==> design.v <==
`timescale 1ns / 1ps
module axi_to_apb_bridge (
    input  logic        clk,
    input  logic        rst_n,
    input  logic [31:0] awaddr,
    input  logic        awvalid,
    output logic        awready,
    input  logic [31:0] wdata,
    input  logic        wvalid,
    output logic        wready,
    output logic        bvalid,
    input  logic        bready,
    output logic        PSEL,
    output logic        PENABLE,
    output logic        PWRITE,
    output logic [31:0] PADDR,
    output logic [31:0] PWDATA
);
    typedef enum logic [2:0] {IDLE, SETUP, ACCESS, WAIT_DONE} state_t;
    state_t state;
    logic [31:0] addr_reg;
    int burst_cnt;
    localparam int burst_len = 4;
    always_ff @(posedge clk or negedge rst_n) begin
        if (!rst_n) begin
            state     <= IDLE;
            awready   <= 0;
            wready    <= 0;
            bvalid    <= 0;
            PSEL      <= 0;
            PENABLE   <= 0;
            PWRITE    <= 0;
            PADDR     <= 0;
            PWDATA    <= 0;
            addr_reg  <= 0;
            burst_cnt <= 0;
        end else begin
            case (state)
                IDLE: begin
                    if (awvalid) begin
                        awready <= 1;
                    end
                    if (awvalid && awready) begin
                        addr_reg  <= awaddr;
                        burst_cnt <= 0;
                        awready   <= 0;
                        state     <= SETUP;
                    end
                end
                SETUP: begin
                    if (wvalid) begin
                        wready  <= 1;
                        PADDR   <= addr_reg;
                        PWDATA  <= wdata;
                        PWRITE  <= 1;
                        PSEL    <= 1;
                        state   <= ACCESS;
                    end
                end
                ACCESS: begin
                    wready  <= 0;
                    PENABLE <= 1;
                    state   <= WAIT_DONE;
                end
                WAIT_DONE: begin
                    PENABLE <= 0;
                    PSEL    <= 0;
                    PWRITE  <= 0;
                    burst_cnt <= burst_cnt + 1;
                    addr_reg  <= addr_reg + 4;
                    if (burst_cnt == burst_len - 1) begin
                        bvalid <= 1;
                        state  <= IDLE;
                    end else begin
                        state <= SETUP;
                    end
                end
            endcase
            if (bvalid && bready) begin
                bvalid <= 0;
                awready <= 1;
                burst_cnt  <= 0;
            end
        end
    end
endmodule
==> run.sh <==
#!/bin/bash
# the make line also repeats each setting of config.mk as NAME=value (left out here)
make -C /OpenROAD-flow-scripts/flow DESIGN_CONFIG=/design/flow/config.mk WORK_HOME=/design/flow/orfs CLKGATE_MAP_FILE= finish
==> config.mk <==
export PLATFORM = sky130hd
export DESIGN_NAME = axi_to_apb_bridge
export DESIGN_NICKNAME = axi_to_apb_bridge
export VERILOG_FILES = /design/flow/design.v
export SDC_FILE = /design/flow/constraint.sdc
export NUM_CORES = 4
export LEC_CHECK = 0
export ABC_AREA = 1
export CAP_MARGIN = 20
export CORE_MARGIN = 2
export CORE_UTILIZATION = 70
export CTS_CLUSTER_DIAMETER = 197
export CTS_CLUSTER_SIZE = 37
export PLACE_DENSITY_LB_ADDON = 0.28
export SETUP_SLACK_MARGIN = 0.3
export SLEW_MARGIN = 20
==> constraint.sdc <==
create_clock -name core_clock -period 1.98 [get_ports {clk}]
set_input_delay 0.3960 -clock core_clock [delete_from_list [all_inputs] [get_ports {clk}]]
set_output_delay 0.3960 -clock core_clock [all_outputs]
set_load 0.01 [all_outputs]
==> results of run 1 <==
[layer usage]
| metal | global-route usage [%] | overflow |
|---|---|---|
| met5 | 28.6 | 0 |
| met4 | 111 | 197 |
| met3 | 72.4 | 6 |
| met2 | 118 | 432 |
| met1 | 88.4 | 1 |
[metrics by stage]
step / cell area (sq um) / total power (W) / util (%) / hold WS, ps / TNS (ps)
after floorplan: 7250 / 0.00683 / - / 100 / 0
after global placement: 8840 / 0.00893 / 86.8 / 381 / 0
after detailed placement: 8840 / 0.00920 / 86.8 / 385 / -54.2
after CTS: 9450 / 0.0125 / 92.8 / 394 / 0
[timing repair]
action                                 CTS
hold buffers                             1
resized                                 84
buffers inserted                         7
pin swaps                                1
setup endpoints to repair               86
endpoints found under the hold margin   51
==> results.txt, run 1 <==
Area of the mapped netlist: 7250 sq um
Area fraction in compound gates: 8.32%
XOR Share, Synth: 0.363%
Final RePlAce weighted congestion: 1.02
Number of enable flip-flop cells: 0
Post-DP HPWL: 15000 um
Cell taking the most area after synthesis: dfrtp_1
Place WS: -54.2 ps
# Cells Yosys: 1018
Die area: 11200 sq um
Synth warnings: 1
Die height: 106 um
H-tree Lvls: 4
Status: did not finish
Dominant register cell: dfrtp_1
Mux cell area share: 0.155%
Fp util: 71.1%
Total grt overflow: 636
Yosys cell types: 35
Top cells by area: dfrtp_1 (47%), nand2_1 (20%), nor2_1 (7.0%), o21ai_0 (5.2%), nand3_1 (4.8%)
Halt Stage: 5_1_grt
Gr usage total: 94.9%
Root Driver: clkbuf_8
Log Error: [ERROR GRT-0232] Routing congestion too high. Check the congestion heatmap in the GUI.
I/O pin count: 139
Row count: 37
Most frequent cell after synthesis: nand2_1
Chip area in the Yosys report: 7250 sq um
Port Buffers: 138
Placed cells: 1276
Dominant cell area share: 47.0%
Flops after synth: 137
Synth Area in Adders: 0.345%
Synth async-reset ratio: 100%
Clock tree sinks: 137
Core area: 10200 sq um
Max clock buf depth: 2
Avg Inst Size Synth: 7.12 sq um
Synth cell count leaders: nand2_1 (387), dfrtp_1 (136), nor2_1 (136)
Syn nets: 1089
DIE WIDTH: 106 um
Cells after synthesis: 1018
Seq/Total Area, Yosys: 47.3%
Basic Gates by Area: 36.6%
Comb area leader: simple AND/OR/NAND/NOR gates
Num CTS Buffers: 17
==> inputs of run 2 (changes only) <==
ABC_AREA = unset   (was 1)
CORE_UTILIZATION = 66   (was 70)
CTS_CLUSTER_DIAMETER = 354   (was 197)
PLACE_DENSITY_LB_ADDON = unset   (was 0.28)
SETUP_SLACK_MARGIN = -0.17   (was 0.3)
clock period = 1.81 ns   (was 1.98 ns; I/O delays follow)
==> run 2 against run 1 <==
  * Synthesized cell count down 37%
  * The flow again stops in 5_1_grt
  * Die area unchanged
  * Synthesized area down 5.7%
==> results.txt, run 2 <==
Die area: 11200 sq um (unchanged)
Fp util: 67.1% (-4.1 points)
Synth async-reset ratio: 100% (unchanged)
Basic Gates by Area: 17.1% (-19 points)
Total grt overflow: 215
Synth cell count leaders: dfrtp_1 (136), mux2_2 (84), nand2_1 (65)
Seq/Total Area, Yosys: 50.2% (+2.9 points)
Synth warnings: 1 (unchanged)
Clock tree sinks: 137 (unchanged)
Area of the mapped netlist: 6830 sq um (-5.7%)
Port Buffers: 138 (unchanged)
Post-DP HPWL: 15800 um (+4.9%)
Die height: 106 um (unchanged)
DIE WIDTH: 106 um (unchanged)
Num CTS Buffers: 17 (unchanged)
Place WS: -241 ps (-187 ps)
Cells after synthesis: 643 (-37%)
I/O pin count: 139 (unchanged)
Cell taking the most area after synthesis: dfrtp_1
Halt Stage: 5_1_grt
Most frequent cell after synthesis: dfrtp_1
Comb area leader: simple AND/OR/NAND/NOR gates
Root Driver: clkbuf_8
Dominant cell area share: 49.8% (+2.8 points)
Number of enable flip-flop cells: 0 (unchanged)
Dominant register cell: dfrtp_1
Status: did not finish
Max clock buf depth: 2 (unchanged)
Synth Area in Adders: 0.366% (+0.021 points)
Syn nets: 714 (-34%)
Core area: 10200 sq um (unchanged)
XOR Share, Synth: 1.03% (+0.66 points)
Chip area in the Yosys report: 6830 sq um (-5.7%)
Gr usage total: 86.6%
H-tree Lvls: 4 (unchanged)
# Cells Yosys: 643 (-37%)
Row count: 37 (unchanged)
Final RePlAce weighted congestion: 0.906 (-11%)
Area fraction in compound gates: 11.3% (+3.0 points)
Avg Inst Size Synth: 10.6 sq um (+49%)
Top cells by area: dfrtp_1 (50%), mux2_2 (14%), nand2_1 (3.6%), mux2i_1 (3.1%), nand3_1 (2.8%)
Yosys cell types: 59 (+69%)
Mux cell area share: 16.9% (+17 points)
Flops after synth: 137 (unchanged)
Log Error: [ERROR GRT-0232] Routing congestion too high. Check the congestion heatmap in the GUI.
run 2: stage by stage:
stage,hold slack [ps],cell area [sq um],cells,utilization (%)
floorplan,66.4,6830,643,-
global placement,294,8980,967,88.1
detailed placement,296,8980,967,88.1
CTS,294,9650,1002,94.7
run 2: layer usage:
layer | track usage (%) | overflow
met1 | 83.4 | 2
met2 | 102 | 119
met3 | 72.3 | 0
met4 | 95.5 | 91
met5 | 33.3 | 3
run 2: timing repair:
| item | CTS |
|---|---|
| gates resized | 9 |
| hold endpoints to repair | 35 |
| pin swaps | 2 |
| hold buffers | 1 |
| setup buffers | 2 |
| endpoints found under the setup margin | 7 |
==> inputs of run 3 (changes only) <==
ABC_AREA = 1   (was unset)
CAP_MARGIN = 30   (was 20)
CORE_UTILIZATION = 69   (was 66)
CTS_CLUSTER_DIAMETER = 46   (was 354)
CTS_CLUSTER_SIZE = 49   (was 37)
GPL_ROUTABILITY_DRIVEN = 1   (was unset)
MAX_ROUTING_LAYER = met4   (was unset)
MIN_ROUTING_LAYER = met1   (was unset)
PLACE_DENSITY_LB_ADDON = 0.3   (was unset)
SETUP_SLACK_MARGIN = 0.62   (was -0.17)
SLEW_MARGIN = 10   (was 20)
clock period = 2.34 ns   (was 1.81 ns; I/O delays follow)
==> run 3 against run 2 <==
  * The run now finishes clean
  * Synthesized cell count grew 58%
  * Synthesized area is 6.1% higher
  * Die area increased by 1.4%
==> results.txt, run 3 <==
R2R Setup Slk: 350 ps
Antenna Nets Post-Route: 0
Cells after synthesis: 1018 (+58%)
Rel. slew slack: 63.4%
Max Cap Viol: 0
Setup Viol. Count Final: 0
Avg Inst Size Synth: 7.12 sq um (-33%)
Cell-internal power: 0.00646 W
Routed len/inst: 21.6 um
Fin area: 9510 sq um
Flop pwr share: 36.9%
Comb area leader: simple AND/OR/NAND/NOR gates
Max VDD drop: 1120 uV
Core area: 10300 sq um (+0.91%)
Fin nets: 1241
# Cells Yosys: 1018 (+58%)
Register area: 3430 sq um
Via count: 8683
Mux cell area share: 0.155% (-17 points)
Chip area in the Yosys report: 7250 sq um (+6.1%)
Fin Clk Skew: 7.12 ps
Psw: 0.00460 W
Dominant cell area share: 47.0% (-2.8 points)
Hold Crit Class: input pin to async pin
DRC: 0
Row count: 37 (unchanged)
Pwr dens: 1160 nW/um^2
DIE WIDTH: 106 um (+0.70%)
Die area: 11300 sq um (+1.4%)
Top cells by area: dfrtp_1 (47%), nand2_1 (20%), nor2_1 (7.0%), o21ai_0 (5.2%), nand3_1 (4.8%)
Fmax: 0.503 GHz
Pleak: 4.61 nW
Crit path arrival time: 2430 ps
Seq/Total Area, Yosys: 47.3% (-2.9 points)
Basic Gates by Area: 36.6% (+19 points)
H-tree Lvls: 4 (unchanged)
Worst r2r dst: addr_reg[17]$_DFFE_PN0P_
Vias in the first global route: 7907
Gr usage total: 47.1%
Iteration-0 DRC Markers: 1772
# fillers: 421
Required @ worst endpoint: 2790 ps
Final Cycle Share: 85.0%
Yosys cell types: 35 (-41%)
Cell taking the most area after synthesis: dfrtp_1
R2R cell count: 7
Initial DRT Pass Iterations: 12
Initial antenna violation count: 0
Clock network fraction of design power: 24.7%
Worst setup EP type: register
Pins Over Slew Limit: 0
Crit path buf inv count: 1
Status: complete, no violations
Dominant power group: combinational logic
XOR Share, Synth: 0.363% (-0.66 points)
Clock latency on the worst-skew pair: 570 ps
Log Warnings: 28
Power Clock: 0.00274 W
Synth Area in Adders: 0.345% (-0.021 points)
Crit-path slowest cell: dfrtp_1
CP Launch Type: register
Max clock buf depth: 2 (unchanged)
Dominant register cell: dfrtp_1
Reg clk slew, reported paths: 60 ps
Most frequent cell after synthesis: nand2_1
Fp util: 70.5% (+3.4 points)
WP depth: 7
R2R Path Start: addr_reg[8]$_DFFE_PN0P_
Die height: 106 um (+0.70%)
Area taken by multi-input logic gates: 3390 sq um
I/O pin count: 139 (unchanged)
Num CTS Buffers: 17 (unchanged)
Logic gate share of total power: 38.3%
TNS Setup: 0 ps
Final Hold Violation Tally: 0
First-pass GRT wire length: 39800 um
Area fraction in compound gates: 8.32% (-3.0 points)
Crit Path Max Fanout: 4
WL final: 28500 um
Port Buffers: 138 (unchanged)
Largest net degree at the start of global routing: 56
Seq power: 0.00408 W
ANT cells: 0
Syn nets: 1089 (+53%)
Switching share of total power: 41.6%
Min Tclk post-route: 1990 ps
Area Growth Syn to Fin: 31.3%
Crit-path cells: nand2_1 -> nor2_1 -> nand2_2 -> nor2_2 -> a21oi_1 -> o21ai_0 -> inv_1
CTS tree: done
CP endpoint: addr_reg[17]$_DFFE_PN0P_
Flops after synth: 137 (unchanged)
Number of enable flip-flop cells: 0 (unchanged)
Crit-path max cell delay: 460 ps
Slew @ Worst Pin: 549 ps
Synth async-reset ratio: 100% (unchanged)
Synth warnings: 1 (unchanged)
Post-DP HPWL: 14800 um (-6.1%)
Crit path launch: addr_reg[8]$_DFFE_PN0P_
Vias per cell: 6.59
Dpl cell area: 8780 sq um (-2.2%)
WS Path Type: register to register
Root Driver: clkbuf_8
P_comb: 0.00424 W
Total grt overflow: 0
Final RePlAce weighted congestion: 0.992 (+9.5%)
Area of the mapped netlist: 7250 sq um (+6.1%)
Clock tree sinks: 137 (unchanged)
Top delay family on crit path: simple AND/OR/NAND/NOR gates
RSZ-0062 raised after global routing: yes
Synth cell count leaders: nand2_1 (387), dfrtp_1 (136), nor2_1 (136)
==> run 3: metrics by stage <==
step                      hold WS [ps]  std cells  total power, W  utilization (%)  setup WS [ps]
after floorplan                    172       1018         0.00578                -            931
after global placement             382       1272         0.00751             85.5            413
after detailed placement           396       1272         0.00776             85.5            289
after CTS                          437       1308          0.0103             90.9            446
after global routing               452       1318          0.0114             92.5            367
final                              431       1318          0.0111             92.5            351
==> run 3: per-layer routing <==
layer	routed length [um]	global-route usage (%)	vias up
met1	8970	54.5	3841
li1	-	-	3491
met2	12600	75.7	982
met4	2820	25.1	0
met3	4090	12.2	369
met5	0	-	-
==> run 3: final cells by class <==
class                   count  share of cell area (%)
inverters                  92                    3.67
multi-input cells         758                    35.6
well taps                 136                    1.79
clock inverters             7                   0.947
clock buffers              24                    5.16
repair buffers            164                    16.7
flip-flops and latches    137                    36.1
==> run 3: repair_timing <==
item / CTS / global route
buffers inserted: 4 / 10
endpoints found under the setup margin: 80 / 51
hold buffers: 1 / 0
gates resized: 77 / 42
hold endpoints to repair: 42 / 0
pin swaps: 1 / 3
==> inputs of run 4 (changes only) <==
CAP_MARGIN = 20   (was 30)
CELL_PAD_IN_SITES_DETAIL_PLACEMENT = 1   (was unset)
CORE_MARGIN = 5   (was 2)
CORE_UTILIZATION = 52   (was 69)
CTS_CLUSTER_DIAMETER = 342   (was 46)
CTS_CLUSTER_SIZE = unset   (was 49)
GPL_ROUTABILITY_DRIVEN = 0   (was 1)
GPL_TIMING_DRIVEN = 0   (was unset)
MAX_ROUTING_LAYER = unset   (was met4)
MIN_ROUTING_LAYER = met2   (was met1)
PLACE_DENSITY_LB_ADDON = unset   (was 0.3)
SETUP_SLACK_MARGIN = 0.25   (was 0.62)
SLEW_MARGIN = 20   (was 10)
TNS_END_PERCENT = 50   (was unset)
clock period = 2.43 ns   (was 2.34 ns; I/O delays follow)
==> run 4 against run 3 <==
  * Synthesized area stayed put
  * The flow now stops in 4_1_cts
  * Die area rose by 45%
  * Synthesized cell count did not move
==> results.txt, run 4 <==
Seq/Total Area, Yosys: 47.3% (unchanged)
Core area: 13800 sq um (+34%)
Post-DP HPWL: 22000 um (+49%)
Avg Inst Size Synth: 7.12 sq um (unchanged)
Log Error: [ERROR DPL-0033] detailed placement checks failed during check placement.
XOR Share, Synth: 0.363% (unchanged)
Port Buffers: 138 (unchanged)
Number of enable flip-flop cells: 0 (unchanged)
Basic Gates by Area: 36.6% (unchanged)
Die height: 128 um (+20%)
Chip area in the Yosys report: 7250 sq um (unchanged)
Row count: 43 (+16%)
Syn nets: 1089 (unchanged)
Flops after synth: 137 (unchanged)
Dominant register cell: dfrtp_1
Synth warnings: 1 (unchanged)
Comb area leader: simple AND/OR/NAND/NOR gates
Top cells by area: dfrtp_1 (47%), nand2_1 (20%), nor2_1 (7.0%), o21ai_0 (5.2%), nand3_1 (4.8%)
Dominant cell area share: 47.0% (unchanged)
Cell taking the most area after synthesis: dfrtp_1
Area of the mapped netlist: 7250 sq um (unchanged)
Yosys cell types: 35 (unchanged)
Fp util: 52.6% (-18 points)
Halt Stage: 4_1_cts
Most frequent cell after synthesis: nand2_1
Placed cells: 1337 (+5.1%)
# Cells Yosys: 1018 (unchanged)
Synth async-reset ratio: 100% (unchanged)
Die area: 16400 sq um (+45%)
Synth Area in Adders: 0.345% (unchanged)
Cells after synthesis: 1018 (unchanged)
I/O pin count: 139 (unchanged)
Area fraction in compound gates: 8.32% (unchanged)
Synth cell count leaders: nand2_1 (387), dfrtp_1 (136), nor2_1 (136)
DIE WIDTH: 128 um (+20%)
Mux cell area share: 0.155% (unchanged)
Status: did not finish
==> run 4: through the flow <==
step	hold WS (ps)	area (sq um)	util, %	setup slack (ps)
3_5_place_dp	404	8880	64.5	51.1
3_3_place_gp	398	8850	64.3	-4730
2_1_floorplan	190	7250	-	1020
==> inputs of run 5 (changes only) <==
CAP_MARGIN = 5   (was 20)
CELL_PAD_IN_SITES_DETAIL_PLACEMENT = unset   (was 1)
CORE_MARGIN = 2   (was 5)
CORE_UTILIZATION = 72   (was 52)
CTS_CLUSTER_DIAMETER = 46   (was 342)
CTS_CLUSTER_SIZE = 49   (was unset)
GPL_TIMING_DRIVEN = unset   (was 0)
MAX_ROUTING_LAYER = met5   (was unset)
MIN_ROUTING_LAYER = met1   (was met2)
PLACE_DENSITY_LB_ADDON = 0.28   (was unset)
SETUP_SLACK_MARGIN = unset   (was 0.25)
SLEW_MARGIN = 10   (was 20)
TNS_END_PERCENT = unset   (was 50)
clock period = 1.83 ns   (was 2.43 ns; I/O delays follow)
==> run 5 against run 4 <==
  * Synthesized cell count is the same
  * Die area shrank 34%
  * The flow stops in 3_3_place_gp
  * Synthesized area is the same
==> results.txt, run 5 <==
Synth Area in Adders: 0.345% (unchanged)
Syn nets: 1089 (unchanged)
Avg Inst Size Synth: 7.12 sq um (unchanged)
Area fraction in compound gates: 8.32% (unchanged)
Dominant cell area share: 47.0% (unchanged)
# Cells Yosys: 1018 (unchanged)
DIE WIDTH: 104 um (-19%)
Synth cell count leaders: nand2_1 (387), dfrtp_1 (136), nor2_1 (136)
Dominant register cell: dfrtp_1
Core area: 9770 sq um (-29%)
Fp util: 74.1% (+22 points)
Row count: 36 (-16%)
Comb area leader: simple AND/OR/NAND/NOR gates
Area of the mapped netlist: 7250 sq um (unchanged)
XOR Share, Synth: 0.363% (unchanged)
Yosys cell types: 35 (unchanged)
Die area: 10900 sq um (-34%)
Die height: 104 um (-19%)
Cell taking the most area after synthesis: dfrtp_1
Chip area in the Yosys report: 7250 sq um (unchanged)
Synth async-reset ratio: 100% (unchanged)
Basic Gates by Area: 36.6% (unchanged)
Seq/Total Area, Yosys: 47.3% (unchanged)
Mux cell area share: 0.155% (unchanged)
Halt Stage: 3_3_place_gp
Top cells by area: dfrtp_1 (47%), nand2_1 (20%), nor2_1 (7.0%), o21ai_0 (5.2%), nand3_1 (4.8%)
Status: did not finish
Log Error: [ERROR FLW-0024] Place density exceeds 1.0 (current PLACE_DENSITY_LB_ADDON =  0.28). Please check if the value of  PLACE_DENSITY_LB_ADDON is between 0 and 0.99.
Cells after synthesis: 1018 (unchanged)
Synth warnings: 1 (unchanged)
Flops after synth: 137 (unchanged)
Number of enable flip-flop cells: 0 (unchanged)
I/O pin count: 139 (unchanged)
Most frequent cell after synthesis: nand2_1
==> inputs of run 6 (changes only) <==
CAP_MARGIN = 20   (was 5)
CORE_UTILIZATION = 69   (was 72)
CTS_CLUSTER_DIAMETER = 363   (was 46)
CTS_CLUSTER_SIZE = 95   (was 49)
GPL_ROUTABILITY_DRIVEN = unset   (was 0)
MAX_ROUTING_LAYER = unset   (was met5)
MIN_ROUTING_LAYER = unset   (was met1)
PLACE_DENSITY_LB_ADDON = unset   (was 0.28)
SETUP_SLACK_MARGIN = -0.07   (was unset)
SLEW_MARGIN = 20   (was 10)
clock period = 1.82 ns   (was 1.83 ns; I/O delays follow)
==> run 6 against run 5 <==
  * Now fails the layout checks on setup timing
  * Synthesized area is the same
  * Die area grew 4.2%
  * Synthesized cell count is the same
==> results.txt, run 6 <==
Status: finished with violations
Layout check failures: setup timing
Yosys cell types: 35 (unchanged)
CP endpoint: addr_reg[31]$_DFFE_PN0P_
Final Cycle Share: 116%
Post-DP HPWL: 15200 um
TNS Setup: -4310 ps
Initial antenna violation count: 0
Top delay family on crit path: simple AND/OR/NAND/NOR gates
Routed len/inst: 22.4 um
WS Path Type: register to register
Fin Clk Skew: 12.7 ps
Clock tree sinks: 137
Synth warnings: 1 (unchanged)
Fmax: 0.474 GHz
Area Growth Syn to Fin: 31.1%
ANT cells: 0
Logic gate share of total power: 40.5%
Cell-internal power: 0.00833 W
Vias per cell: 6.69
P_comb: 0.00579 W
# fillers: 396
Routing usage on met1: 57.8%
Crit path buf inv count: 0
Max VDD drop: 1230 uV
DRC: 0
Dominant cell area share: 47.0% (unchanged)
Hold slack final: 291 ps
Max Cap Viol: 0
R2R cell count: 9
WP depth: 9
Synth Area in Adders: 0.345% (unchanged)
Fp util: 70.5% (-3.6 points)
Die height: 106 um (+2.1%)
Switching share of total power: 41.8%
Fin nets: 1242
Die area: 11300 sq um (+4.2%)
Fin cells: 1320
Core area: 10300 sq um (+5.1%)
Cells after synthesis: 1018 (unchanged)
Total grt overflow: 0
Most frequent cell after synthesis: nand2_1
Final Hold Violation Tally: 0
Setup Viol. Count Final: 73
Min Tclk post-route: 2110 ps
Psw: 0.00598 W
Vias in the first global route: 8491
Worst setup EP type: register
Pleak: 4.50 nW
Final setup margin: -289 ps
CP Launch Type: register
Most used routing layer: met2
Seq power: 0.00530 W
Log Warnings: 28
CTS tree: done
Crit path arrival time: 2550 ps
Gr usage total: 48.7%
Basic Gates by Area: 36.6% (unchanged)
Initial DRT Pass Iterations: 23
Worst r2r dst: addr_reg[31]$_DFFE_PN0P_
Largest net degree at the start of global routing: 51
Dpl cell area: 8890 sq um
Required @ worst endpoint: 2260 ps
Via count: 8828
Port Buffers: 138
Placed cells: 1283
Rel. slew slack: 67.5%
WL final: 29600 um
R2R Path Start: addr_reg[10]$_DFFE_PN0P_
Crit-path most repeated cell: nand2_1
Register area: 3430 sq um
Hold Crit Class: input pin to async pin
Flop pwr share: 37.0%
Crit path launch: addr_reg[10]$_DFFE_PN0P_
Synth async-reset ratio: 100% (unchanged)
XOR Share, Synth: 0.363% (unchanged)
DIE WIDTH: 106 um (+2.1%)
Row count: 37 (+2.8%)
Slew @ Worst Pin: 483 ps
Syn nets: 1089 (unchanged)
Cell taking the most area after synthesis: dfrtp_1
Num CTS Buffers: 17
Top cells by area: dfrtp_1 (47%), nand2_1 (20%), nor2_1 (7.0%), o21ai_0 (5.2%), nand3_1 (4.8%)
Crit-path max cell delay: 450 ps
Clock latency on the worst-skew pair: 570 ps
Root Driver: clkbuf_8
Clock network fraction of design power: 22.5%
First-pass GRT wire length: 42500 um
Pins Over Slew Limit: 0
Total power draw: 0.0143 W
Flops after synth: 137 (unchanged)
Mux cell area share: 0.155% (unchanged)
Area taken by multi-input logic gates: 3350 sq um
Area fraction in compound gates: 8.32% (unchanged)
Synth cell count leaders: nand2_1 (387), dfrtp_1 (136), nor2_1 (136)
Chip area in the Yosys report: 7250 sq um (unchanged)
M3 GR Usage: 17.4%
Reg clk slew, reported paths: 70 ps
Final RePlAce weighted congestion: 0.944
Dominant power group: combinational logic
Number of enable flip-flop cells: 0 (unchanged)
Iteration-0 DRC Markers: 1893
Seq/Total Area, Yosys: 47.3% (unchanged)
Pwr dens: 1510 nW/um^2
Crit-path slowest cell: dfrtp_1
Max clock buf depth: 2
H-tree Lvls: 4
Crit-path cells: nand2_1 -> nor2_1 -> nand2_1 -> nor2_4 -> nand2_1 -> nand2_1 -> nand3_1 -> nand2_1 -> nand2_1
Area of the mapped netlist: 7250 sq um (unchanged)
I/O pin count: 139 (unchanged)
R2R Setup Slk: -290 ps
Antenna Nets Post-Route: 0
Dominant register cell: dfrtp_1
Met2 Resource Use GR: 76.5%
Avg Inst Size Synth: 7.12 sq um (unchanged)
Crit Path Max Fanout: 6
# Cells Yosys: 1018 (unchanged)
Fin area: 9500 sq um
Comb area leader: simple AND/OR/NAND/NOR gates
Power Clock: 0.00322 W
[run 6: layout make-up]
cell class	count	share of cell area (%)
repair buffers	165	17.6
clock inverters	12	0.790
inverters	92	3.66
multi-input cells	758	35.2
clock buffers	20	4.79
flip-flops and latches	137	36.1
well taps	136	1.79
[run 6: repair_timing]
item	4_1_cts	5_1_grt
setup buffers	0	4
resized	1	15
setup endpoints to repair	1	19
endpoints found under the hold margin	32	0
hold buffers	1	0
[run 6: metal layers]
metal	part of all wire [%]	up-vias	wire length, um
met5	0.19	-	55
met4	10	4	2960
met3	14	405	4210
met2	44	1013	13000
met1	32	3905	9440
li1	-	3501	-
[run 6: metrics by stage]
stage | setup WS [ps] | util, %
after floorplan | 411 | -
after global placement | 18.4 | 86.5
after detailed placement | -73.0 | 86.5
after CTS | -63.9 | 91.8
after global routing | -276 | 92.4
final | -289 | 92.4
==> inputs of run 7 (changes only) <==
ABC_AREA = unset   (was 1)
CELL_PAD_IN_SITES_DETAIL_PLACEMENT = 1   (was unset)
CORE_ASPECT_RATIO = 1.67   (was unset)
CORE_UTILIZATION = 71   (was 69)
CTS_CLUSTER_DIAMETER = 333   (was 363)
CTS_CLUSTER_SIZE = unset   (was 95)
MAX_ROUTING_LAYER = met4   (was unset)
MIN_ROUTING_LAYER = met1   (was unset)
PLACE_DENSITY_LB_ADDON = 0.11   (was unset)
SETUP_SLACK_MARGIN = 0.61   (was -0.07)
TNS_END_PERCENT = 20   (was unset)
clock period = 2.18 ns   (was 1.82 ns; I/O delays follow)
==> run 7 against run 6 <==
  * The flow now stops in 3_5_place_dp
  * Synthesized area is 5.7% lower
  * Die area is 7.8% lower
  * Synthesized cell count is 37% lower
==> results.txt, run 7 <==
Seq/Total Area, Yosys: 50.2% (+2.9 points)
Dominant cell area share: 49.8% (+2.8 points)
Top cells by area: dfrtp_1 (50%), mux2_2 (14%), nand2_1 (3.6%), mux2i_1 (3.1%), nand3_1 (2.8%)
Final RePlAce weighted congestion: 0.916 (-3.0%)
Dominant register cell: dfrtp_1
Mux cell area share: 16.9% (+17 points)
Synth warnings: 1 (unchanged)
Flops after synth: 137 (unchanged)
Basic Gates by Area: 17.1% (-19 points)
Halt Stage: 3_5_place_dp
Area of the mapped netlist: 6830 sq um (-5.7%)
Comb area leader: simple AND/OR/NAND/NOR gates
Die height: 131 um (+23%)
Row count: 46 (+24%)
Port Buffers: 138 (unchanged)
Synth cell count leaders: dfrtp_1 (136), mux2_2 (84), nand2_1 (65)
Synth async-reset ratio: 100% (unchanged)
Area fraction in compound gates: 11.3% (+3.0 points)
DIE WIDTH: 79.9 um (-25%)
Synth Area in Adders: 0.366% (+0.021 points)
Avg Inst Size Synth: 10.6 sq um (+49%)
Number of enable flip-flop cells: 0 (unchanged)
Cell taking the most area after synthesis: dfrtp_1
I/O pin count: 139 (unchanged)
Chip area in the Yosys report: 6830 sq um (-5.7%)
XOR Share, Synth: 1.03% (+0.66 points)
Status: did not finish
Syn nets: 714 (-34%)
Fp util: 72.4% (+1.9 points)
Yosys cell types: 59 (+69%)
Core area: 9440 sq um (-8.2%)
# Cells Yosys: 643 (-37%)
Most frequent cell after synthesis: dfrtp_1
Cells after synthesis: 643 (-37%)
Die area: 10400 sq um (-7.8%)
Log Error: [ERROR DPL-0033] detailed placement checks failed during check placement.
==> run 7: metrics by stage <==
step           power [W]  std cells
3_3_place_gp     0.00890        896
2_1_floorplan    0.00691        643
==> inputs of run 8 (changes only) <==
ABC_AREA = 1   (was unset)
CAP_MARGIN = 5   (was 20)
CELL_PAD_IN_SITES_DETAIL_PLACEMENT = unset   (was 1)
CORE_ASPECT_RATIO = unset   (was 1.67)
CTS_CLUSTER_DIAMETER = 195   (was 333)
CTS_CLUSTER_SIZE = 49   (was unset)
GPL_ROUTABILITY_DRIVEN = 0   (was unset)
MAX_ROUTING_LAYER = met5   (was met4)
PLACE_DENSITY = 0.35   (was unset)
PLACE_DENSITY_LB_ADDON = unset   (was 0.11)
SETUP_SLACK_MARGIN = unset   (was 0.61)
SLEW_MARGIN = 40   (was 20)
TNS_END_PERCENT = unset   (was 20)
clock period = 1.86 ns   (was 2.18 ns; I/O delays follow)
==> run 8 against run 7 <==
  * The run fails in 5_1_grt
  * Die area grew 5.6%
  * Synthesized cell count rose by 58%
  * Synthesized area rose by 6.1%
==> results.txt, run 8 <==
Status: did not finish
Fp util: 73.8% (+1.4 points)
Buffer count from post-CTS setup fixing: 0
Synth async-reset ratio: 100% (unchanged)
Syn nets: 1089 (+53%)
Post-DP HPWL: 16100 um
# Cells Yosys: 1018 (+58%)
Dominant register cell: dfrtp_1
Flops after synth: 137 (unchanged)
Core area: 9820 sq um (+4.0%)
Number of enable flip-flop cells: 0 (unchanged)
Dpl cell area: 8850 sq um
Row count: 36 (-22%)
Port Buffers: 138 (unchanged)
Top cells by area: dfrtp_1 (47%), nand2_1 (20%), nor2_1 (7.0%), o21ai_0 (5.2%), nand3_1 (4.8%)
Area fraction in compound gates: 8.32% (-3.0 points)
Seq/Total Area, Yosys: 47.3% (-2.9 points)
Gr usage total: 76.7%
Halt Stage: 5_1_grt
Total grt overflow: 12
XOR Share, Synth: 0.363% (-0.66 points)
Cells after synthesis: 1018 (+58%)
Synth cell count leaders: nand2_1 (387), dfrtp_1 (136), nor2_1 (136)
Synth warnings: 1 (unchanged)
Log Error: [ERROR GRT-0116] Global routing finished with congestion. Check the congestion regions in the DRC Viewer.
Synth Area in Adders: 0.345% (-0.021 points)
I/O pin count: 139 (unchanged)
Die area: 11000 sq um (+5.6%)
Avg Inst Size Synth: 7.12 sq um (-33%)
Mux cell area share: 0.155% (-17 points)
Most frequent cell after synthesis: nand2_1
Num CTS Buffers: 17
Dominant cell area share: 47.0% (-2.8 points)
Basic Gates by Area: 36.6% (+19 points)
Chip area in the Yosys report: 7250 sq um (+6.1%)
Comb area leader: simple AND/OR/NAND/NOR gates
DIE WIDTH: 105 um (+31%)
Area of the mapped netlist: 7250 sq um (+6.1%)
Yosys cell types: 35 (-41%)
Max clock buf depth: 2
H-tree Lvls: 4
Cell taking the most area after synthesis: dfrtp_1
Clock tree sinks: 137
Die height: 105 um (-20%)
Root Driver: clkbuf_8
-- run 8: per-stage QoR --
step           setup TNS (ps)  hold slack, ps  setup WS (ps)  cells
2_1_floorplan               0            76.4            451   1018
3_3_place_gp                0             313           30.6   1274
3_5_place_dp            -76.3             313          -64.9   1274
4_1_cts                     0             310           1.47   1307
-- run 8: timing repair --
action | CTS
gates resized | 21
pin swaps | 0
setup endpoints to repair | 20
endpoints found under the hold margin | 39
hold buffers | 1
-- run 8: layer usage --
layer  global-route usage (%)  overflow
met1                     77.1         0
met2                     94.0         7
met3                     61.3         1
met4                     77.5         4
met5                     7.62         0
==> inputs of run 9 (changes only) <==
ABC_AREA = 0   (was 1)
CAP_MARGIN = 25   (was 5)
CORE_MARGIN = 6   (was 2)
CORE_UTILIZATION = 69   (was 71)
CTS_CLUSTER_DIAMETER = 180   (was 195)
CTS_CLUSTER_SIZE = 58   (was 49)
MIN_ROUTING_LAYER = unset   (was met1)
PLACE_DENSITY = 0.73   (was 0.35)
SETUP_SLACK_MARGIN = 0.18   (was unset)
SLEW_MARGIN = 15   (was 40)
clock period = 2.14 ns   (was 1.86 ns; I/O delays follow)
==> run 9 against run 8 <==
  * The flow stops in 4_1_cts
  * Synthesized area decreased by 5.7%
  * Die area increased by 13%
  * Synthesized cell count decreased by 37%
==> results.txt, run 9 <==
Status: did not finish
Avg Inst Size Synth: 10.6 sq um (+49%)
Comb area leader: simple AND/OR/NAND/NOR gates
Cell taking the most area after synthesis: dfrtp_1
Post-DP HPWL: 15300 um (-5.0%)
Flops after synth: 137 (unchanged)
DIE WIDTH: 112 um (+6.2%)
Fp util: 72.6% (-1.2 points)
Seq/Total Area, Yosys: 50.2% (+2.9 points)
Synth Area in Adders: 0.366% (+0.021 points)
Most frequent cell after synthesis: dfrtp_1
XOR Share, Synth: 1.03% (+0.66 points)
Synth async-reset ratio: 100% (unchanged)
Die area: 12400 sq um (+13%)
Core area: 9420 sq um (-4.1%)
Yosys cell types: 59 (+69%)
Port Buffers: 138 (unchanged)
Cells after synthesis: 643 (-37%)
Area fraction in compound gates: 11.3% (+3.0 points)
Syn nets: 714 (-34%)
Die height: 112 um (+6.2%)
Dominant register cell: dfrtp_1
Dpl cell area: 8520 sq um (-3.8%)
# Cells Yosys: 643 (-37%)
Basic Gates by Area: 17.1% (-19 points)
Mux cell area share: 16.9% (+17 points)
Halt Stage: 4_1_cts
Row count: 35 (-2.8%)
I/O pin count: 139 (unchanged)
Synth warnings: 1 (unchanged)
Area of the mapped netlist: 6830 sq um (-5.7%)
Chip area in the Yosys report: 6830 sq um (-5.7%)
Top cells by area: dfrtp_1 (50%), mux2_2 (14%), nand2_1 (3.6%), mux2i_1 (3.1%), nand3_1 (2.8%)
Placed cells: 908 (-29%)
Dominant cell area share: 49.8% (+2.8 points)
Synth cell count leaders: dfrtp_1 (136), mux2_2 (84), nand2_1 (65)
Log Error: [ERROR DPL-0033] detailed placement checks failed during check placement.
Number of enable flip-flop cells: 0 (unchanged)
[run 9: stage by stage]
stage                     setup TNS (ps)  worst slack, ps  power, W
after global placement                 0             85.5   0.00908
after floorplan                        0              308   0.00700
after detailed placement           -86.1            -37.7   0.00957
==> inputs of run 10 (changes only) <==
ABC_AREA = unset   (was 0)
CAP_MARGIN = 30   (was 25)
CORE_MARGIN = 2   (was 6)
CORE_UTILIZATION = 70   (was 69)
CTS_CLUSTER_DIAMETER = 344   (was 180)
CTS_CLUSTER_SIZE = 15   (was 58)
HOLD_SLACK_MARGIN = -0.09   (was unset)
MAX_ROUTING_LAYER = met4   (was met5)
MIN_ROUTING_LAYER = met1   (was unset)
PLACE_DENSITY = unset   (was 0.73)
PLACE_DENSITY_LB_ADDON = 0.02   (was unset)
SETUP_SLACK_MARGIN = unset   (was 0.18)
SLEW_MARGIN = 10   (was 15)
clock period = 4.98 ns   (was 2.14 ns; I/O delays follow)
==> run 10 against run 9 <==
  * The run now finishes clean
  * Die area fell by 15%
  * Synthesized cell count did not move
  * Synthesized area did not move
==> results.txt, run 10 <==
Status: complete, no violations
Die height: 103 um (-7.8%)
Clock network fraction of design power: 22.7%
Max VDD drop: 466 uV
Mux cell area share: 16.9% (unchanged)
Setup Viol. Count Final: 0
Seq power: 0.00204 W
Max Cap Viol: 0
Fin nets: 838
Core area: 9640 sq um (+2.4%)
Final Cycle Share: 64.5%
Root Driver: clkbuf_8
Max clock buf depth: 2
Power Clock: 0.00122 W
Buffer count from post-CTS setup fixing: 0
# fillers: 366
Total power draw: 0.00536 W
I/O pin count: 139 (unchanged)
Port Buffers: 138 (unchanged)
XOR Share, Synth: 1.03% (unchanged)
Seq/Total Area, Yosys: 50.2% (unchanged)
Clock tree sinks: 137
WL final: 22000 um
Fp util: 70.9% (-1.7 points)
Initial antenna violation count: 0
Dominant register cell: dfrtp_1
Clock latency on the worst-skew pair: 560 ps
CP endpoint: burst_cnt[11]$_DFFE_PN0P_
Number of enable flip-flop cells: 0 (unchanged)
Cell taking the most area after synthesis: dfrtp_1
Total grt overflow: 0
CP Launch Type: input pin
Worst r2r dst: burst_cnt[11]$_DFFE_PN0P_
Min Tclk post-route: 3210 ps
Avg Inst Size Synth: 10.6 sq um (unchanged)
Hold slack final: 243 ps
Largest net degree at the start of global routing: 105
R2R Path Start: state[0]$_DFF_PN1_
Cells after synthesis: 643 (unchanged)
Logic gate share of total power: 39.3%
H-tree Lvls: 4
Crit-path cells: clkdlybuf4s50_1 -> nand3_2 -> a311oi_1 -> nand2_1 -> nor4b_1 -> a21o_1
Post-DP HPWL: 12300 um (-20%)
Hold Crit Class: input pin to async pin
Final setup margin: 1770 ps
Via count: 6416
WS Path Type: input pin to register
R2R cell count: 5
Vias per cell: 7.03
Routed len/inst: 24.1 um
Place WS: 1290 ps (+1320 ps)
DIE WIDTH: 103 um (-7.8%)
Final Hold Violation Tally: 0
Pins Over Slew Limit: 0
Synth async-reset ratio: 100% (unchanged)
Comb area leader: simple AND/OR/NAND/NOR gates
# Cells Yosys: 643 (unchanged)
TNS Setup: 0 ps
Synth cell count leaders: dfrtp_1 (136), mux2_2 (84), nand2_1 (65)
Basic Gates by Area: 17.1% (unchanged)
Chip area in the Yosys report: 6830 sq um (unchanged)
Area Growth Syn to Fin: 29.5%
Crit path launch: awvalid
Top delay family on crit path: simple AND/OR/NAND/NOR gates
Gr usage total: 44.2%
Synth warnings: 1 (unchanged)
Num CTS Buffers: 17
Crit path arrival time: 3690 ps
Psw: 0.00209 W
Top cells by area: dfrtp_1 (50%), mux2_2 (14%), nand2_1 (3.6%), mux2i_1 (3.1%), nand3_1 (2.8%)
Cell-internal power: 0.00327 W
Fmax: 0.311 GHz
Reg clk slew, reported paths: 70 ps
Dominant power group: combinational logic
Post-CTS Hold Fix Bufs: 0
DRC: 0
Initial DRT Pass Iterations: 6
Area of the mapped netlist: 6830 sq um (unchanged)
Antenna Nets Post-Route: 0
Required @ worst endpoint: 5460 ps
Fin Clk Skew: 19.6 ps
Iteration-0 DRC Markers: 794
Synth Area in Adders: 0.366% (unchanged)
WP depth: 6
Flop pwr share: 38.0%
Switching share of total power: 39.0%
Most frequent cell after synthesis: dfrtp_1
Crit-path max cell delay: 830 ps
Post_cts resized: 0
Die area: 10600 sq um (-15%)
Yosys cell types: 59 (unchanged)
Crit-path slowest cell: a311oi_1
P_comb: 0.00210 W
Dominant cell area share: 49.8% (unchanged)
Area fraction in compound gates: 11.3% (unchanged)
Crit path buf inv count: 1
Worst setup EP type: register
Row count: 36 (+2.9%)
Slew @ Worst Pin: 885 ps
RSZ-0062 raised after global routing: no
Rel. slew slack: 40.5%
CTS tree: done
R2R Setup Slk: 2260 ps
Pwr dens: 606 nW/um^2
Vias in the first global route: 6301
Crit Path Max Fanout: 28
Fin util: 91.8%
Log Warnings: 27
ANT cells: 0
Syn nets: 714 (unchanged)
Pleak: 3.73 nW
First-pass GRT wire length: 33800 um
Flops after synth: 137 (unchanged)
run 10: layout make-up:
cell class                      count  area, sq um  share of cell area (%)
Tap cell                          133          166                    1.88
Multi-Input combinational cell    457         3190                    36.1
Timing Repair Buffer              143         1450                    16.4
Sequential cell                   137         3430                    38.8
Clock buffer                       17          414                    4.68
Inverter                           11         41.3                   0.467
Clock inverter                     15          150                    1.70
run 10: per-stage QoR:
| step | cell area (sq um) | instances |
|---|---|---|
| after global placement | 8240 | 879 |
| after global routing | 8850 | 913 |
| after floorplan | 6830 | 643 |
| after detailed placement | 8260 | 880 |
| final | 8850 | 913 |
| after CTS | 8820 | 912 |
run 10: per-layer routing:
metal	vias to the layer above	GRT usage [%]	wire, um
met1	3053	53.7	7770
met4	0	18.6	1110
li1	2641	-	-
met2	581	70.2	10600
met3	141	12.1	2520
met5	-	-	0
==> inputs of run 11 (changes only) <==
ABC_AREA = 1   (was unset)
CORE_UTILIZATION = 69   (was 70)
CTS_CLUSTER_DIAMETER = 46   (was 344)
CTS_CLUSTER_SIZE = 49   (was 15)
GPL_ROUTABILITY_DRIVEN = 1   (was 0)
HOLD_SLACK_MARGIN = 0.05   (was -0.09)
PLACE_DENSITY_LB_ADDON = 0.3   (was 0.02)
SLEW_MARGIN = 0   (was 10)
TNS_END_PERCENT = 60   (was unset)
clock period = 1.94 ns   (was 4.98 ns; I/O delays follow)
==> run 11 against run 10 <==
  * The layout now fails its checks (setup timing)
  * Critical path depth decreased by 5
  * Synthesized cell count increased by 58%
  * Core utilization increased by 0.53 points
  * Worst hold slack improved by 100 ps
  * Combinational power increased by 150%
  * Via count increased by 36%
  * Clock power increased to 2.7 times the previous value
  * Synthesized area increased by 6.1%
  * Final area increased by 7.2%
  * Sequential power increased by 140%
  * Worst setup slack got worse by 1800 ps
  * Critical path type is now register to output pin
  * Largest cell class unchanged
  * Largest power group unchanged
  * Highest routed layer unchanged
==> results.txt, run 11 <==
Status: finished with violations
Layout check failures: setup timing
Yosys cell types: 35 (-41%)
M3 GR Usage: 17.5% (+5.3 points)
Cells after synthesis: 1018 (+58%)
Die area: 11300 sq um (+7.3%)
Log Warnings: 26 (-3.7%)
Antenna Nets Post-Route: 0 (unchanged)
R2R cell count: 7 (+2)
Die height: 106 um (+3.6%)
Seq power: 0.00497 W (+140%)
Synth cell count leaders: nand2_1 (387), dfrtp_1 (136), nor2_1 (136)
Largest net degree at the start of global routing: 56 (-47%)
Switching share of total power: 40.2% (+1.2 points)
Crit path launch: PWDATA[26]$_DFFE_PN0P_
Top delay family on crit path: buffers and inverters
Fmax: 0.505 GHz
Met2 Resource Use GR: 77.2% (+7.0 points)
Syn nets: 1089 (+53%)
Clock network fraction of design power: 24.6% (+1.9 points)
Synth warnings: 1 (unchanged)
Dominant register cell: dfrtp_1
Final Hold Violation Tally: 0 (unchanged)
Root Driver: clkbuf_8
Initial DRT Pass Iterations: 11 (+5)
P_comb: 0.00519 W (+150%)
Synth async-reset ratio: 100% (unchanged)
I/O pin count: 139 (unchanged)
Crit-path max cell delay: 580 ps (-250 ps)
Area Growth Syn to Fin: 30.9%
Flop pwr share: 36.9% (-1.1 points)
Required @ worst endpoint: 1550 ps (-3910 ps)
Crit-path cells: clkdlybuf4s50_1
Vias per cell: 6.66 (-5.2%)
WP depth: 1 (-5)
H-tree Lvls: 4 (unchanged)
Max VDD drop: 1040 uV (+120%)
Comb area leader: simple AND/OR/NAND/NOR gates
WL final: 28100 um (+27%)
XOR Share, Synth: 0.363% (-0.66 points)
Max Cap Viol: 0 (unchanged)
Fp util: 70.5% (-0.37 points)
Mux cell area share: 0.155% (-17 points)
CP endpoint: PWDATA[26]
Dominant power group: combinational logic
Slew @ Worst Pin: 453 ps (-432 ps)
Via count: 8736 (+36%)
Clock latency on the worst-skew pair: 560 ps (about the same)
Synth Area in Adders: 0.345% (-0.021 points)
Iteration-0 DRC Markers: 1542 (+94%)
Fin Clk Skew: 14.8 ps (-4.84 ps)
Number of enable flip-flop cells: 0 (unchanged)
Chip area in the Yosys report: 7250 sq um (+6.1%)
Pwr dens: 1420 nW/um^2 (+130%)
Initial antenna violation count: 1 (+1)
Dominant cell area share: 47.0% (-2.8 points)
Clock tree sinks: 137 (unchanged)
Most used routing layer: met2
CP Launch Type: register
Routed len/inst: 21.4 um (-11%)
Worst r2r dst: addr_reg[13]$_DFFE_PN0P_
Crit Path Max Fanout: 2 (-93%)
Cell-internal power: 0.00805 W (+150%)
Power Clock: 0.00332 W (+170%)
Post-DP HPWL: 15400 um (+25%)
Num CTS Buffers: 17 (unchanged)
Core area: 10300 sq um (+6.6%)
Final setup margin: -38.6 ps (-1810 ps)
Fin util: 92.3% (+0.53 points)
Routing usage on met1: 56.8% (+3.1 points)
Pleak: 4.43 nW (+19%)
Area fraction in compound gates: 8.32% (-3.0 points)
Place WS: -11.9 ps (-1300 ps)
Final Cycle Share: 102% (+38 points)
Total grt overflow: 0 (unchanged)
CTS tree: done
Vias in the first global route: 8421 (+34%)
R2R Setup Slk: -30 ps (-2290 ps)
Area of the mapped netlist: 7250 sq um (+6.1%)
First-pass GRT wire length: 42900 um (+27%)
Rel. slew slack: 69.5% (+29 points)
Crit-path slowest cell: clkdlybuf4s50_1
Port Buffers: 138 (unchanged)
Pins Over Slew Limit: 0 (unchanged)
Logic gate share of total power: 38.5% (-0.8 points)
Seq/Total Area, Yosys: 47.3% (-2.9 points)
Gr usage total: 50.7% (+6.4 points)
Crit path arrival time: 1590 ps (-2100 ps)
DRC: 0 (unchanged)
WS Path Type: register to output pin
DIE WIDTH: 106 um (+3.6%)
Final RePlAce weighted congestion: 1.00
Cell taking the most area after synthesis: dfrtp_1
Min Tclk post-route: 1980 ps
Basic Gates by Area: 36.6% (+19 points)
Row count: 37 (+2.8%)
Psw: 0.00542 W (+160%)
Crit path buf inv count: 1 (unchanged)
Avg Inst Size Synth: 7.12 sq um (-33%)
Fin nets: 1233 (+47%)
R2R Path Start: addr_reg[4]$_DFFE_PN0P_
Flops after synth: 137 (unchanged)
Setup Viol. Count Final: 2 (+2)
Max clock buf depth: 2 (unchanged)
Worst setup EP type: output pin
Hold Crit Class: input pin to async pin
# Cells Yosys: 1018 (+58%)
Reg clk slew, reported paths: 70 ps (about the same)
Top cells by area: dfrtp_1 (47%), nand2_1 (20%), nor2_1 (7.0%), o21ai_0 (5.2%), nand3_1 (4.8%)
Most frequent cell after synthesis: nand2_1
-- run 11: final cells by class --
class                           count  area, sq um
Tap cell                          136          170
Clock inverter                      9          116
Fill cell                         400          790
Timing Repair Buffer              156         1610
Inverter                           92          348
Multi-Input combinational cell    758         3350
Sequential cell                   137         3430
Antenna cell                        1         2.50
Clock buffer                       22          463
-- run 11: routing by layer --
metal | up-vias | part of all wire (%)
li1 | 3485 | -
met1 | 3921 | 31
met2 | 978 | 45
met3 | 352 | 14
met4 | 0 | 9.8
met5 | - | 0
-- run 11: timing repair --
action                                  4_1_cts  5_1_grt
setup buffers                                 0        2
gates resized                                 0       11
endpoints found under the setup margin        0       15
hold buffers                                  1        0
hold endpoints to repair                     37        0
-- run 11: per-stage QoR --
step | std cells | instance area [sq um] | hold WS, ps | TNS, ps | total power, W
after detailed placement | 1276 | 8850 | 335 | -11.9 | 0.00949
after CTS | 1308 | 9440 | 343 | 0 | 0.0130
after global routing | 1311 | 9490 | 373 | -146 | 0.0139
final | 1311 | 9490 | 346 | -66.4 | 0.0135
after floorplan | 1018 | 7250 | 92.4 | 0 | 0.00697
after global placement | 1276 | 8850 | 338 | 0 | 0.00914
==> inputs of run 12 (changes only) <==
ABC_AREA = unset   (was 1)
CAP_MARGIN = 0   (was 30)
CELL_PAD_IN_SITES_GLOBAL_PLACEMENT = 2   (was unset)
CORE_ASPECT_RATIO = 0.5   (was unset)
CORE_UTILIZATION = 40   (was 69)
CTS_CLUSTER_DIAMETER = 288   (was 46)
CTS_CLUSTER_SIZE = 99   (was 49)
GPL_ROUTABILITY_DRIVEN = unset   (was 1)
HOLD_SLACK_MARGIN = -0.1   (was 0.05)
MAX_ROUTING_LAYER = unset   (was met4)
MIN_ROUTING_LAYER = unset   (was met1)
PLACE_DENSITY = 0.42   (was unset)
PLACE_DENSITY_LB_ADDON = unset   (was 0.3)
SETUP_SLACK_MARGIN = -0.45   (was unset)
SLEW_MARGIN = 20   (was 0)
TNS_END_PERCENT = 15   (was 60)
clock period = 5.0 ns   (was 1.94 ns; I/O delays follow)
==> run 12 against run 11 <==
  * Now clean on timing, DRC and antenna
  * Non-clock buffer count down 11
  * Sequential share of layout area up 2.0 points
  * Routed wire length down 35%
  * Core utilization down 38 points
  * Combinational power down 63%
  * Critical path depth up 4
  * Synthesized cell count down 37%
  * Sequential power down 61%
  * Critical endpoint is now burst_cnt[22]$_DFFE_PN0P_
  * Largest cell class unchanged
  * Largest power group is now registers
  * Highest routed layer unchanged
==> results.txt, run 12 <==
Status: complete, no violations
DRC: 0 (unchanged)
Flop pwr share: 37.5% (+0.6 points)
R2R Setup Slk: 2550 ps (+2580 ps)
Core area: 16600 sq um (+61%)
Hold Crit Class: register to register
Yosys cell types: 59 (+69%)
Power Clock: 0.00130 W (-61%)
Fin nets: 840 (-32%)
Largest net degree at the start of global routing: 76 (+36%)
WP depth: 5 (+4)
R2R Path Start: addr_reg[4]$_DFFE_PN0P_
Fin area: 8980 sq um (-5.4%)
Slew @ Worst Pin: 1070 ps (+617 ps)
Synth cell count leaders: dfrtp_1 (136), mux2_2 (84), nand2_1 (65)
Dominant power group: registers
Initial antenna violation count: 0 (-1)
Max clock buf depth: 2 (unchanged)
Number of enable flip-flop cells: 0 (unchanged)
Pwr dens: 575 nW/um^2 (-60%)
# Cells Yosys: 643 (-37%)
Fp util: 41.3% (-29 points)
# fillers: 1455 (+260%)
Crit path launch: awvalid
Synth Area in Adders: 0.366% (+0.021 points)
Clock latency on the worst-skew pair: 420 ps (-140 ps)
Pleak: 3.73 nW (-16%)
Place WS: 1710 ps (+1720 ps)
Num CTS Buffers: 17 (unchanged)
Cell-internal power: 0.00341 W (-58%)
P_comb: 0.00193 W (-63%)
Root Driver: clkbuf_16
Syn nets: 714 (-34%)
H-tree Lvls: 4 (unchanged)
Chip area in the Yosys report: 6830 sq um (-5.7%)
R2R cell count: 5 (-2)
Max Cap Viol: 0 (unchanged)
Worst r2r dst: addr_reg[31]$_DFFE_PN0P_
DIE WIDTH: 189 um (+77%)
Area of the mapped netlist: 6830 sq um (-5.7%)
Post_cts resized: 0 (unchanged)
Hold EP: state[3]$_DFF_PN0_
Seq power: 0.00193 W (-61%)
Most frequent cell after synthesis: dfrtp_1
WS Path Type: input pin to register
CP endpoint: burst_cnt[22]$_DFFE_PN0P_
Psw: 0.00175 W (-68%)
Max VDD drop: 285 uV (-73%)
Synth warnings: 1 (unchanged)
Log Warnings: 28 (+7.7%)
Reg clk slew, reported paths: 60 ps (about the same)
Routed len/inst: 18.0 um (-16%)
Final setup margin: 2150 ps (+2190 ps)
Port Buffers: 138 (unchanged)
Clock network fraction of design power: 25.2% (+0.6 points)
Basic Gates by Area: 17.1% (-19 points)
Worst hold path depth: 0
Dpl cell area: 8380 sq um (-5.3%)
Comb area leader: simple AND/OR/NAND/NOR gates
Via count: 5485 (-37%)
Cells after synthesis: 643 (-37%)
Crit-path max cell delay: 770 ps (+190 ps)
Area fraction in compound gates: 11.3% (+3.0 points)
Top delay family on crit path: AND-OR/OR-AND gates
Pins Over Slew Limit: 0 (unchanged)
Clock tree sinks: 137 (unchanged)
CP Launch Type: input pin
Setup Viol. Count Final: 0 (-2)
Final Hold Violation Tally: 0 (unchanged)
Post-DP HPWL: 12400 um (-19%)
WL final: 18200 um (-35%)
Iteration-0 DRC Markers: 264 (-83%)
Min Tclk post-route: 2850 ps
Antenna Nets Post-Route: 0 (unchanged)
I/O pin count: 139 (unchanged)
Fmax: 0.351 GHz
Avg Inst Size Synth: 10.6 sq um (+49%)
RSZ-0062 raised after global routing: no
Vias in the first global route: 5655 (-33%)
Crit Path Max Fanout: 22 (+20)
Required @ worst endpoint: 5340 ps (+3790 ps)
Dominant cell area share: 49.8% (+2.8 points)
Area Growth Syn to Fin: 31.4%
Die height: 96.4 um (-9.5%)
Crit-path slowest cell: and3_1
TNS Setup: 0 ps (+66.4 ps)
Worst setup EP type: register
Crit path buf inv count: 1 (unchanged)
Final Cycle Share: 57.0% (-45 points)
Cell taking the most area after synthesis: dfrtp_1
Buffer count from post-CTS setup fixing: 0 (unchanged)
Crit path arrival time: 3190 ps (+1600 ps)
Fin Clk Skew: 8.94 ps (-5.82 ps)
Total grt overflow: 0 (unchanged)
Switching share of total power: 34.0% (-6.3 points)
Rel. slew slack: 28.0% (-41 points)
CTS tree: done
Row count: 33 (-11%)
First-pass GRT wire length: 29700 um (-31%)
Initial DRT Pass Iterations: 5 (-6)
Die area: 18200 sq um (+61%)
Mux cell area share: 16.9% (+17 points)
Synth async-reset ratio: 100% (unchanged)
Top cells by area: dfrtp_1 (50%), mux2_2 (14%), nand2_1 (3.6%), mux2i_1 (3.1%), nand3_1 (2.8%)
Dominant register cell: dfrtp_1
ANT cells: 0 (-1)
Seq/Total Area, Yosys: 50.2% (+2.9 points)
Crit-path cells: clkdlybuf4s50_1 -> a21bo_2 -> and3_1 -> a41oi_1 -> a31oi_1
Worst Hold Launch: state[1]$_DFF_PN0_
Gr usage total: 21.0% (-30 points)
Fin util: 54.2% (-38 points)
Post-CTS Hold Fix Bufs: 0 (-1)
Total power draw: 0.00516 W (-62%)
Vias per cell: 5.45 (-18%)
Flops after synth: 137 (unchanged)
Final RePlAce weighted congestion: 0.799 (-20%)
Logic gate share of total power: 37.3% (-1.2 points)
XOR Share, Synth: 1.03% (+0.66 points)
[run 12: metal layers]
layer  track usage (%)  wire, um  share of wire [%]  vias up
li1                  -         -                  -     2634
met1              26.1      8120                 45     2708
met2              34.0      8270                 45      127
met3              9.06      1620                8.9       16
met4              5.53       163               0.90        0
met5                 0         0                  0        -
[run 12: stage by stage]
stage          hold slack (ps)  cells
4_1_cts                    440   1007
2_1_floorplan              390    643
6_report                   450   1007
5_1_grt                    462   1007
3_3_place_gp               423    977
3_5_place_dp               425    977
[run 12: layout make-up]
type	instances	area (sq um)	share of cell area (%)
Sequential cell	137	3430	38.2
Multi-Input combinational cell	457	3190	35.6
Tap cell	227	284	3.16
Clock inverter	10	146	1.63
Clock buffer	20	447	4.98
Timing Repair Buffer	145	1440	16.0
Inverter	11	41.3	0.460
==> inputs of run 13 (changes only) <==
ABC_AREA = 1   (was unset)
CAP_MARGIN = 20   (was 0)
CELL_PAD_IN_SITES_GLOBAL_PLACEMENT = unset   (was 2)
CORE_ASPECT_RATIO = unset   (was 0.5)
CORE_UTILIZATION = 67   (was 40)
CTS_CLUSTER_DIAMETER = 200   (was 288)
CTS_CLUSTER_SIZE = 68   (was 99)
HOLD_SLACK_MARGIN = unset   (was -0.1)
PLACE_DENSITY = unset   (was 0.42)
SETUP_SLACK_MARGIN = unset   (was -0.45)
TNS_END_PERCENT = unset   (was 15)
clock period = 2.03 ns   (was 5.0 ns; I/O delays follow)
==> run 13 against run 12 <==
  * Register-to-register slack worse by 2400 ps
  * Still clean
  * Clock power is 140% higher
  * Total power is 140% higher
  * Global-route usage is 23 points higher
  * Synthesized area is 6.1% higher
  * Worst hold slack worse by 150 ps
  * Clock skew is 0.92 ps higher
==> results.txt, run 13 <==
Setup Viol. Count Final: 0 (unchanged)
Pins Over Slew Limit: 0 (unchanged)
R2R Path Start: burst_cnt[0]$_DFFE_PN0P_
Hold slack final: 300 ps (-150 ps)
R2R cell count: 8 (+3)
Avg Inst Size Synth: 7.12 sq um (-33%)
Synth cell count leaders: nand2_1 (387), dfrtp_1 (136), nor2_1 (136)
Dominant power group: combinational logic
Via count: 8063 (+47%)
TNS Setup: 0 ps (unchanged)
Required @ worst endpoint: 1620 ps (-3720 ps)
Total power draw: 0.0125 W (+140%)
Clock latency on the worst-skew pair: 560 ps (+140 ps)
Crit-path slowest cell: clkdlybuf4s50_1
Cell taking the most area after synthesis: dfrtp_1
P_comb: 0.00469 W (+140%)
Logic gate share of total power: 37.6% (+0.3 points)
Iteration-0 DRC Markers: 1160 (+340%)
Slew @ Worst Pin: 531 ps (-539 ps)
Gr usage total: 44.1% (+23 points)
Total grt overflow: 0 (unchanged)
Crit path arrival time: 1560 ps (-1630 ps)
Worst r2r dst: burst_cnt[22]$_DFFE_PN0P_
Min Tclk post-route: 1960 ps
RSZ-0062 raised after global routing: no
Port Buffers: 138 (unchanged)
Crit path buf inv count: 1 (unchanged)
Basic Gates by Area: 36.6% (+19 points)
Row count: 37 (+12%)
Mux cell area share: 0.155% (-17 points)
Area Growth Syn to Fin: 30.1%
Largest net degree at the start of global routing: 53 (-30%)
Cell-internal power: 0.00774 W (+130%)
Fin util: 90.5% (+36 points)
Seq power: 0.00463 W (+140%)
Synth async-reset ratio: 100% (unchanged)
Post-DP HPWL: 14900 um (+19%)
Power Clock: 0.00314 W (+140%)
I/O pin count: 139 (unchanged)
Die area: 11700 sq um (-36%)
Flops after synth: 137 (unchanged)
Area of the mapped netlist: 7250 sq um (+6.1%)
WS Path Type: register to output pin
Area fraction in compound gates: 8.32% (-3.0 points)
Syn nets: 1089 (+53%)
H-tree Lvls: 4 (unchanged)
Reg clk slew, reported paths: 70 ps (about the same)
Clock tree sinks: 137 (unchanged)
Final Cycle Share: 96.7% (+40 points)
Yosys cell types: 35 (-41%)
Log Warnings: 28 (unchanged)
Crit-path max cell delay: 590 ps (-180 ps)
Top delay family on crit path: buffers and inverters
Most frequent cell after synthesis: nand2_1
R2R Setup Slk: 140 ps (-2410 ps)
Fp util: 69.6% (+28 points)
Crit path launch: PADDR[7]$_DFFE_PN0P_
Pleak: 4.42 nW (+19%)
Clock network fraction of design power: 25.2% (about the same)
DRC: 0 (unchanged)
Final Hold Violation Tally: 0 (unchanged)
ANT cells: 0 (unchanged)
First-pass GRT wire length: 39000 um (+31%)
Synth warnings: 1 (unchanged)
Psw: 0.00472 W (+170%)
CP Launch Type: register
Crit Path Max Fanout: 2 (-91%)
Flop pwr share: 37.2% (-0.3 points)
Chip area in the Yosys report: 7250 sq um (+6.1%)
Cells after synthesis: 1018 (+58%)
Place WS: 58.3 ps (-1650 ps)
Core area: 10400 sq um (-37%)
DIE WIDTH: 108 um (-43%)
Comb area leader: simple AND/OR/NAND/NOR gates
Seq/Total Area, Yosys: 47.3% (-2.9 points)
Fin Clk Skew: 9.87 ps (+0.923 ps)
CTS tree: done
Initial antenna violation count: 0 (unchanged)
Die height: 108 um (+12%)
Dominant register cell: dfrtp_1
Antenna Nets Post-Route: 0 (unchanged)
Vias in the first global route: 7847 (+39%)
XOR Share, Synth: 0.363% (-0.66 points)
Fin nets: 1232 (+47%)
Switching share of total power: 37.9% (+3.9 points)
Final setup margin: 67.1 ps (-2080 ps)
Hold Crit Class: input pin to async pin
CP endpoint: PADDR[7]
Final RePlAce weighted congestion: 0.964 (+21%)
# Cells Yosys: 1018 (+58%)
Max VDD drop: 1130 uV (+300%)
Number of enable flip-flop cells: 0 (unchanged)
Num CTS Buffers: 17 (unchanged)
Fmax: 0.509 GHz
WL final: 24500 um (+35%)
Status: complete, no violations
Initial DRT Pass Iterations: 8 (+3)
Rel. slew slack: 64.6% (+37 points)
Routed len/inst: 18.7 um (+3.7%)
Max Cap Viol: 0 (unchanged)
Pwr dens: 1320 nW/um^2 (+130%)
Root Driver: clkbuf_8
Worst setup EP type: output pin
Max clock buf depth: 2 (unchanged)
Synth Area in Adders: 0.345% (-0.021 points)
WP depth: 1 (-4)
Top cells by area: dfrtp_1 (47%), nand2_1 (20%), nor2_1 (7.0%), o21ai_0 (5.2%), nand3_1 (4.8%)
Vias per cell: 6.15 (+13%)
Dominant cell area share: 47.0% (-2.8 points)
Crit-path cells: clkdlybuf4s50_1
run 13: final cells by class:
type                       instances  area [sq um]
sequential                       137          3430
multi-input combinational        758          3320
timing repair buffer             155          1560
fill                             476           991
clock buffer                      25           504
inverter                          92           348
tap                              136           170
clock inverter                     7          87.6
run 13: layer usage:
metal / track usage, % / part of all wire, % / vias to the layer above
li1: - / - / 3491
met1: 52.2 / 34 / 3710
met2: 74.7 / 49 / 688
met3: 10.7 / 11 / 174
met4: 23.5 / 5.9 / 0
met5: 0 / 0 / -
run 13: metrics by stage:
stage / instances / area [sq um]
after floorplan: 1018 / 7250
after global placement: 1277 / 8820
after detailed placement: 1277 / 8820
after CTS: 1310 / 9420
after global routing: 1310 / 9430
final: 1310 / 9430
run 13: repair_timing:
item                       4_1_cts  5_1_grt
hold endpoints to repair        27        0
gates resized                    0        1
setup endpoints to repair        0        1
hold buffers                     1        0
setup buffers                    0        0
No activity file was given, so power comes from the tool's default toggle rates.
